==> inputs of sierra <==
==> flow/design.v <==
`timescale 1ns / 1ns
module hexDecoder(input [3:0]binIn, output [6:0]HEX);
	wire [0:3]c = binIn;
	assign HEX[0] = ((~c[0] & ~c[1] & ~c[2] & c[3]) | (~c[0] & c[1] & ~c[2] & ~c[3]) | (c[0] & ~c[1] & c[2] & c[3]) | (c[0] & c[1] & ~c[2] & c[3]));
	assign HEX[1] = ((~c[0] & c[1] & ~c[2] & c[3]) | (~c[0] & c[1] & c[2] & ~c[3]) | (c[0] & ~c[1] & c[2] & c[3]) | (c[0] & c[1] & ~c[2] & ~c[3])| (c[0] & c[1] & c[2] & ~c[3]) | (c[0] & c[1] & c[2] & c[3]));
	assign HEX[2] = ((~c[0] & ~c[1] & c[2] & ~c[3]) | (c[0] & c[1] & ~c[2] & ~c[3]) | (c[0] & c[1] & c[2] & ~c[3]) | (c[0] & c[1] & c[2] & c[3]));
	assign HEX[3] = ((~c[0] & ~c[1] & ~c[2] & c[3]) | (~c[0] & c[1] & ~c[2] & ~c[3]) | (~c[0] & c[1] & c[2] & c[3]) | (c[0] & ~c[1] & ~c[2] & c[3])| (c[0] & ~c[1] & c[2] & ~c[3]) | (c[0] & c[1] & c[2] & c[3]));
	assign HEX[4] = ((~c[0] & ~c[1] & ~c[2] & c[3]) | (~c[0] & ~c[1] & c[2] & c[3]) | (~c[0] & c[1] & ~c[2] & ~c[3]) | (~c[0] & c[1] & ~c[2] & c[3])| (~c[0] & c[1] & c[2] & c[3]) | (c[0] & ~c[1] & ~c[2] & c[3]));
	assign HEX[5] = ((~c[0] & ~c[1] & ~c[2] & c[3]) | (~c[0] & ~c[1] & c[2] & ~c[3]) | (~c[0] & ~c[1] & c[2] & c[3]) | (~c[0] & c[1] & c[2] & c[3])| (c[0] & c[1] & ~c[2] & c[3]));
	assign HEX[6] = ((~c[0] & ~c[1] & ~c[2] & ~c[3]) | (~c[0] & ~c[1] & ~c[2] & c[3]) | (~c[0] & c[1] & c[2] & c[3]) | (c[0] & c[1] & ~c[2] & ~c[3]));
endmodule
module binaryToBCD(
    binaryIn,
	Millions,
	HundredThousands,
	TenThousands,
	Thousands,
	Hundreds,
	Tens,
	Ones
    );
    input [39:0] binaryIn;
    output reg[3:0] Ones;
	output reg[3:0] Tens;
	output reg[3:0] Hundreds;
	output reg[3:0] Thousands;
	output reg[3:0] TenThousands;
	output reg[3:0] HundredThousands;
	output reg[3:0] Millions;
    integer i;   
     always @(binaryIn)
        begin
			Millions= 4'd0;
			HundredThousands= 4'd0;
			TenThousands= 4'd0;
			Thousands= 4'd0;
			Hundreds= 4'd0;
			Tens= 4'd0;
			Ones= 4'd0;
            for (i = 21; i >=0; i = i-1)  
            begin
				if(Millions>=5)
					Millions = Millions +3;
				if(HundredThousands>=5)
					HundredThousands = HundredThousands +3;
				if(TenThousands>=5)
					TenThousands = TenThousands +3;
				if(Thousands>=5)
					Thousands = Thousands +3;
				if(Hundreds>=5)
					Hundreds = Hundreds +3;
				if(Tens>=5)
					Tens = Tens +3;
				if(Ones>=5)
					Ones = Ones +3;
				Millions = Millions<<1;
				Millions[0] = HundredThousands[3];
				HundredThousands = HundredThousands<<1;
				HundredThousands[0] = TenThousands[3];
				TenThousands = TenThousands<<1;
				TenThousands[0] = Thousands[3];
				Thousands = Thousands<<1;
				Thousands[0] = Hundreds[3];
				Hundreds = Hundreds<<1;
				Hundreds[0] = Tens[3];
				Tens = Tens<<1;
				Tens[0] = Ones[3];
				Ones = Ones<<1;
				Ones[0] = binaryIn[i];
            end
        end     
endmodule
`timescale 1ns / 1ns
module prevData(clock, reset, received_data_en, received_data, prev_data);
	input clock, reset, received_data_en;
	input [7:0]received_data;
	output reg [7:0] prev_data;
	reg [7:0] current_data;
	always@(posedge clock)begin
		if(reset)begin
			prev_data <= 0;
			current_data <= 0;
		end
		else if(received_data_en)begin
			prev_data <= current_data;
			current_data <= received_data;
		end
		else
			prev_data <= 0;
	end
endmodule
`timescale 1ns / 1ns
module logicController(clock, reset, received_data, received_data_en, click, buy, one, two, three, four, five, six, seven, eight, selection, upgradeClick);
	input clock, reset, received_data_en;
	input [7:0]received_data;
	output reg click, buy, one, two, three, four, five, six, seven, eight, selection, upgradeClick;
	localparam IDLE = 0, CLICK = 1, BUY = 2, ONE = 3, TWO = 4, THREE = 5, FOUR = 6, FIVE = 7, SIX = 8, SEVEN = 9, EIGHT = 10, UPGRADECLICK = 11;
	reg [4:0] currentState;
	reg [4:0] nextState;
	always@(*)begin
		case(currentState)
			IDLE:	begin
						if(received_data_en)begin
							if(received_data == 'h29)
								nextState = CLICK;
							else if(received_data == 'h5A)
								nextState = BUY;
							else if(received_data == 'h16)
								nextState = ONE;
							else if(received_data == 'h1E)
								nextState = TWO;
							else if(received_data == 'h26)
								nextState = THREE;
							else if(received_data == 'h25)
								nextState = FOUR;
							else if(received_data == 'h2E)
								nextState = FIVE;
							else if(received_data == 'h36)
								nextState = SIX;
							else if(received_data == 'h3D)
								nextState = SEVEN;
							else if(received_data == 'h3E)
								nextState = EIGHT;
							else if(received_data == 'h21)
								nextState = UPGRADECLICK;
							else
								nextState = IDLE;
						end
						else
							nextState = IDLE;
					end		
			CLICK: nextState = IDLE;
			BUY: nextState = IDLE;
			ONE: nextState = IDLE;
			TWO: nextState = IDLE;
			THREE: nextState = IDLE;
			FOUR: nextState = IDLE;
			FIVE: nextState = IDLE;
			SIX: nextState = IDLE;
			SEVEN: nextState = IDLE;
			EIGHT: nextState = IDLE;
			UPGRADECLICK: nextState = IDLE;
			default: nextState = IDLE;
		endcase
	end
	always@(*)begin
		click = 0;
		buy = 0; 
		one = 0; 
		two = 0; 
		three = 0; 
		four = 0; 
		five = 0; 
		six = 0; 
		seven = 0; 
		eight = 0;
		selection = 0;
		upgradeClick = 0;
		case(currentState)
			CLICK: click = 1;
			BUY: buy = 1;
			ONE:	begin
						one = 1;
						selection = 1;
					end
			TWO:	begin
						two = 1;
						selection = 1;
					end
			THREE:begin
						three = 1;
						selection = 1;
					end
			FOUR:	begin
						four = 1;
						selection = 1;
					end
			FIVE: begin
						five = 1;
						selection = 1;
					end
			SIX:	begin
						six = 1;
						selection = 1;
					end
			SEVEN:begin 
						seven = 1;
						selection = 1;
					end
			EIGHT:begin 
						eight = 1;
						selection = 1;
					end
			UPGRADECLICK: upgradeClick = 1;
			default: begin
				click = 0;
				buy = 0; 
				one = 0; 
				two = 0; 
				three = 0; 
				four = 0; 
				five = 0; 
				six = 0; 
				seven = 0; 
				eight = 0;
				selection = 0;
				upgradeClick = 0;
			end
		endcase
	end
	always@(posedge clock)begin
		if(reset)
			currentState <= IDLE;
		else
			currentState <= nextState;
	end
endmodule
`timescale 1ns / 1ns
module logicDatapath(clock, reset, pulse, money, prev_data, selectedAsset, click, buy, upgradeClick, one, two, three, four, five, six, seven, eight);
	input clock, reset, pulse, click, buy, upgradeClick, one, two, three, four, five, six, seven, eight;
	input[7:0] prev_data;
	output reg [39:0] money;
	localparam ONE = 0, TWO = 1, THREE = 2, FOUR = 3, FIVE = 4, SIX = 5, SEVEN = 6, EIGHT = 7, BREAK = 'hF0;
	output reg [7:0] selectedAsset;
	reg[29:0] rate; 
	reg[29:0] clickRate;
	reg[29:0] clickRateCost;
	reg[23:0] assetCost[7:0];
	reg[23:0] assetRates[7:0];
	wire enoughMoney = (money>= assetCost[selectedAsset]);
	wire enoughMoneyClick = (money >= clickRateCost);
	always@(*)begin
			assetCost[ONE] = 10;
			assetCost[TWO] = 40;
			assetCost[THREE] = 250;
			assetCost[FOUR] = 2000;
			assetCost[FIVE] = 10000;
			assetCost[SIX] = 100000;
			assetCost[SEVEN] = 1000000;
			assetCost[EIGHT] = 10000000;
			assetRates[ONE] = 1;
			assetRates[TWO] = 5;
			assetRates[THREE] = 15;
			assetRates[FOUR] = 60;
			assetRates[FIVE] = 800;
			assetRates[SIX] = 10000;
			assetRates[SEVEN] = 50000;
			assetRates[EIGHT] = 500000;
	end
	always@(posedge clock)begin
		if(reset)
			selectedAsset <= ONE;
		else if(prev_data == BREAK)
			selectedAsset <= selectedAsset;
		else if(one)
			selectedAsset <= ONE;
		else if(two)
			selectedAsset <= TWO;
		else if(three)
			selectedAsset <= THREE;
		else if(four)
			selectedAsset <= FOUR;
		else if(five)
			selectedAsset <= FIVE;
		else if(six)
			selectedAsset <= SIX;
		else if(seven)
			selectedAsset <= SEVEN;
		else if(eight)
			selectedAsset <= EIGHT;
		else 
			selectedAsset <= selectedAsset;
	end
	always@(posedge clock)begin
		if(reset)
			money <= 10;
		else if(prev_data == BREAK)
			money <= money;
		else if(click)
			money <= money + clickRate;
		else if(buy && enoughMoney)
			money <= money - assetCost[selectedAsset];
		else if(upgradeClick && enoughMoneyClick)
			money <= money - clickRateCost;
		else if(pulse)
			money <= money + rate;
		else
			money <= money;
	end
	always@(posedge clock)begin
		if(reset)
			rate <= 0;
		else if(prev_data == BREAK)
			rate <= rate;
		else if(buy && enoughMoney)
			rate <= rate + assetRates[selectedAsset];
		else
			rate <= rate;
	end
	always@(posedge clock)begin
		if(reset)begin
			clickRate <= 1;
			clickRateCost <= 10;
		end
		else if(prev_data == BREAK)begin
			clickRate <= clickRate;
			clickRateCost <= clickRateCost;
		end
		else if(upgradeClick && enoughMoneyClick)begin
			clickRate <= clickRate * 2;
			clickRateCost <= clickRateCost * 2;
		end
		else begin 
			clickRate <= clickRate;
			clickRateCost <= clickRateCost;
		end
	end
endmodule
`timescale 1ns / 1ns
module money_clicker(clk, rst, key_data, key_valid, tick, money, asset, HEX0, HEX1, HEX2, HEX3, HEX4, HEX5);
	input clk;
	input rst;
	input [7:0] key_data;
	input key_valid;
	input tick;
	output [39:0] money;
	output [7:0] asset;
	output [6:0] HEX0, HEX1, HEX2, HEX3, HEX4, HEX5;
	wire [3:0] Millions;
	wire [3:0] HundredThousands;
	wire [3:0] TenThousands;
	wire [3:0] Thousands;
	wire [3:0] Hundreds;
	wire [3:0] Tens;
	wire [3:0] Ones;
	wire click, buy, upgradeClick, one, two, three, four, five, six, seven, eight;
	wire [7:0] prev_data;
	wire selection;
	binaryToBCD convert (money[39:0], Millions[3:0], HundredThousands[3:0], TenThousands[3:0], Thousands[3:0], Hundreds[3:0], Tens[3:0], Ones[3:0]);
	hexDecoder H0(Ones[3:0], HEX0);
	hexDecoder H1(Tens[3:0], HEX1);
	hexDecoder H2(Hundreds[3:0], HEX2);
	hexDecoder H3(Thousands[3:0], HEX3);
	hexDecoder H4(TenThousands[3:0], HEX4);
	hexDecoder H5(HundredThousands[3:0], HEX5);
	prevData prev(clk, rst, key_valid, key_data, prev_data);
	logicController control(clk, rst, key_data, key_valid, click, buy, one, two, three, four, five, six, seven, eight, selection, upgradeClick);
	logicDatapath datapath(clk, rst, tick, money, prev_data, asset, click, buy, upgradeClick, one, two, three, four, five, six, seven, eight);
endmodule
==> flow/run.sh <==
#!/bin/bash
# the make line also repeats each setting of config.mk as NAME=value (left out here)
make -C /OpenROAD-flow-scripts/flow DESIGN_CONFIG=/design/flow/config.mk WORK_HOME=/design/flow/orfs CLKGATE_MAP_FILE= finish
==> flow/config.mk <==
export PLATFORM = sky130hd
export DESIGN_NAME = money_clicker
export DESIGN_NICKNAME = money_clicker
export VERILOG_FILES = /design/flow/design.v
export SDC_FILE = /design/flow/constraint.sdc
export NUM_CORES = 4
export LEC_CHECK = 0
export ABC_AREA = 0
export CAP_MARGIN = 15
export CELL_PAD_IN_SITES_DETAIL_PLACEMENT = 2
export CELL_PAD_IN_SITES_GLOBAL_PLACEMENT = 3
export CORE_ASPECT_RATIO = 1.63
export CORE_MARGIN = 3
export CORE_UTILIZATION = 48
export CTS_CLUSTER_SIZE = 78
export GPL_ROUTABILITY_DRIVEN = 1
export GPL_TIMING_DRIVEN = 0
export MAX_ROUTING_LAYER = met5
export MIN_ROUTING_LAYER = met2
export PLACE_DENSITY = 0.73
export SETUP_SLACK_MARGIN = 1.11
export SLEW_MARGIN = 20
==> flow/constraint.sdc <==
create_clock -name core_clock -period 13.3 [get_ports {clk}]
set_input_delay 2.6600 -clock core_clock [delete_from_list [all_inputs] [get_ports {clk}]]
set_output_delay 2.6600 -clock core_clock [all_outputs]
set_load 0.01 [all_outputs]
==> inputs of fjord, as changes to sierra <==
ABC_AREA = 1   (was 0)
CAP_MARGIN = 30   (was 15)
CELL_PAD_IN_SITES_GLOBAL_PLACEMENT = 1   (was 3)
CORE_ASPECT_RATIO = not set   (was 1.63)
CORE_MARGIN = 5   (was 3)
CORE_UTILIZATION = 41   (was 48)
CTS_CLUSTER_SIZE = not set   (was 78)
GPL_TIMING_DRIVEN = not set   (was 0)
MAX_ROUTING_LAYER = not set   (was met5)
PLACE_DENSITY = not set   (was 0.73)
SETUP_SLACK_MARGIN = 3.12   (was 1.11)
SLEW_MARGIN = 40   (was 20)
TNS_END_PERCENT = 55   (was not set)
==> flow/constraint.sdc (replaced) <==
create_clock -name core_clock -period 25.0 [get_ports {clk}]
set_input_delay 5.0000 -clock core_clock [delete_from_list [all_inputs] [get_ports {clk}]]
set_output_delay 5.0000 -clock core_clock [all_outputs]
set_load 0.01 [all_outputs]
==> qor summary <==
                                                                                 fjord                        sierra
Compound-cell area share of the yosys netlist                                      19.5%                         37.2%
Outcome                                                        aborted with a tool error     aborted with a tool error
Last stage reached                                                        global routing  global placement without I/O
Number of core rows                                                                   82                           105
Synthesized cell area                                                          20800 µm²                     24600 µm²
Sequential element share of the synthesized area                                   14.4%                         12.2%
Syn Area/Cell                                                                   6.13 µm²                      6.88 µm²
Simple share                                                                       39.8%                         25.7%
Dominant cell area share                                                           14.4%                         12.2%
Adder-cell share of the synthesized area                                           11.2%                         9.57%
Post-synthesis share of cell area spent on xor and xnor gates                      5.28%                         4.95%
Ys cells                                                                            3392                          3572
Effective utilization at floorplan                                                 41.4%                         48.7%
Number of instances in the synthesized netlist                                      3392                          3572
